// x_corr
module x_corr #(parameter xi_bits = 12,
                parameter xq_bits = 12,
                parameter yi_bits = 12,
                parameter yq_bits = 12,
                parameter i_bits = 31,
                parameter q_bits = 31,
                parameter length = 102,
                parameter length_counter_bits = 7,
                parameter out_max_bits = 62
                )
   (input clk,
    input                              rst,
    output                             s_axis_tready,
    input [xi_bits - 1:0]              xi,
    input [xq_bits - 1:0]              xq,
    input [yi_bits - 1:0]              yi,
    input [yq_bits - 1:0]              yq,
    input                              m_axis_tvalid,
    input                              m_axis_tready,
    output [out_max_bits - 1:0]        out_max,
    output [length_counter_bits - 1:0] index,
    output                             s_axis_tvalid
    );
Size: ~690 flip-flops, ~120,000 um^2 of cells after synthesis.
==> flow/config.mk <==
export PLATFORM = sky130hd
export DESIGN_NAME = x_corr
export DESIGN_NICKNAME = x_corr
export VERILOG_FILES = /design/flow/design.v
export SDC_FILE = /design/flow/constraint.sdc
export NUM_CORES = 4
export LEC_CHECK = 0
export CAP_MARGIN = 35
export CORE_MARGIN = 2
export CORE_UTILIZATION = 72
export CTS_CLUSTER_DIAMETER = 82
export CTS_CLUSTER_SIZE = 14
export PLACE_DENSITY_LB_ADDON = 0.2
export SETUP_SLACK_MARGIN = 1.13
export SLEW_MARGIN = 20
==> flow/constraint.sdc <==
create_clock -name core_clock -period 7.91 [get_ports {clk}]
set_input_delay 1.5820 -clock core_clock [delete_from_list [all_inputs] [get_ports {clk}]]
set_output_delay 1.5820 -clock core_clock [all_outputs]
set_load 0.01 [all_outputs]
run.sh (not shown) runs the stock make flow with config.mk's settings and CLKGATE_MAP_FILE=.
The starting point reached the layout checks and failed them: setup timing.
Then changed:
CAP_MARGIN = 20   (was 35)
CORE_UTILIZATION = 43   (was 72)
CTS_CLUSTER_DIAMETER = default   (was 82)
CTS_CLUSTER_SIZE = default   (was 14)
PLACE_DENSITY_LB_ADDON = default   (was 0.2)
SETUP_SLACK_MARGIN = default   (was 1.13)
clock period = 6.57 ns   (was 7.91 ns; I/O delays follow)
Outcome: The new run produced a layout that fails on setup timing. Non-clock buffer count is higher by 904. Cell area is higher by 7.5%. Total power is higher by 38%. Area after synthesis is unchanged. Clock skew is higher by 0.0085 ns. Hold slack improved by 0.017 ns. Sequential share of layout area is lower by 0.78 points. Worst setup slack got worse by 1.1 ns.
Then changed:
CORE_UTILIZATION = 40   (was 43)
clock period = 9.08 ns   (was 6.57 ns; I/O delays follow)
After rerunning: The new run went through all stages and came out clean. Die size goes up by about 7%. Routed wire length goes down by about 4.4%. Critical path depth goes down by 1. Synthesized cell count does not change. Final cell count goes down by about 7%. Fmax goes down by 9.8%. Clock-buffer cell count goes down by 4. Register-to-register slack improved by 1.7 ns. Clock power goes down by about 27%. Global-route usage goes down by 2.6 points. Worst setup slack improved by 1.7 ns.
Then changed:
ABC_AREA = 1   (was default)
CORE_UTILIZATION = 72   (was 40)
CTS_CLUSTER_DIAMETER = 398   (was default)
CTS_CLUSTER_SIZE = 100   (was default)
TNS_END_PERCENT = 10   (was default)
clock period = 2.02 ns   (was 9.08 ns; I/O delays follow)
The changed run never finished: it broke off in global routing.
Area after synthesis goes up by 9.1%.
Synthesized cell count rose by 32%.
Die size shrinks by 39%.
Then changed:
CTS_CLUSTER_SIZE = 10   (was 100)
SETUP_SLACK_MARGIN = 0.17   (was default)
TNS_END_PERCENT = default   (was 10)
After rerunning: The changed run stopped in global routing, error GRT-0116; synthesized area stays the same; die size is unchanged; synthesized cell count stays the same.


run 1:
Starting RTL as in the previous note.
export LEC_CHECK = 0
export ABC_AREA = 1
export CAP_MARGIN = 20
export CORE_MARGIN = 2
export CORE_UTILIZATION = 72
export CTS_CLUSTER_DIAMETER = 398
export CTS_CLUSTER_SIZE = 99
export SETUP_SLACK_MARGIN = 0.34
export SLEW_MARGIN = 20
create_clock -name core_clock -period 2.02 [get_ports {clk}]
Run status, run 1: aborted in global routing, error GRT-0116
## Diff of input files: run 2 against run 1
- ABC_AREA: 1 -> unset
- CTS_CLUSTER_SIZE: 99 -> unset
- CTS_CLUSTER_DIAMETER: 398 -> 57
- SETUP_SLACK_MARGIN: 0.34 -> 1.18
- the clock period (ns, I/O delays scaled along): 2.02 -> 6.76
==> comparison <==
Run 2: flow complete, layout not clean; failing: setup timing
Looking at deepest level of the CTS H-tree across run 1 and run 2, the one that comes out higher is run 2.
Number of cell instances after yosys synthesis ends up lower on run 2.
Run 2 against run 1: adder-cell share of the synthesized area went up by 4.2 points, xor and xnor area share after synthesis grew by 1.4 points, die area lower, synthesis area per yosys lost 11,000 um^2, simple-gate area share of the yosys netlist decreased by 5.7 points relative to the old numbers.
Inputs modified between run 2 and run 3:
- PLACE_DENSITY_LB_ADDON newly set to 0.18
- ABC_AREA newly set to 1
- SETUP_SLACK_MARGIN changed from 1.18 to 0.69
Results
- In the summary table, run 3 is marked failed, with error GRT-0232 raised in global routing.
- Die area | run 3 > run 2
- Per the comparison of run 3 with run 2, average footprint of a synthesized cell saw a decrease; starting density of the core increased 0.31 points.
- Compared with run 2, run 3 shows a higher synthesized cell count.
## Diff of input files: run 4 against run 3
- CTS_CLUSTER_SIZE now 39, previously not set
- CAP_MARGIN now 30, was 20
- PLACE_DENSITY_LB_ADDON no longer set, was 0.18
- ABC_AREA no longer set, was 1
- SETUP_SLACK_MARGIN now -0.45, was 0.69
- PLACE_DENSITY now 0.63, previously not set
--- outcome ---
Of run 4 and run 3, it is run 4 that has the lower post-placement worst setup slack. Run 4 — placement row count about 4% lower, run 3 as reference. Finished, but not clean: run 4, with setup timing. Run 4 — area fraction in xor and xnor cells 1.4 points higher, run 3 as reference. Against run 3 as the reference, run 4 delivers a lower chip area line of the yosys report. Changes observed in run 4 relative to run 3: synthesized cell count went down 4,043, number of setup buffers added after CTS down 13%, die area has decreased.
Power is estimated from default activity; no workload was simulated.
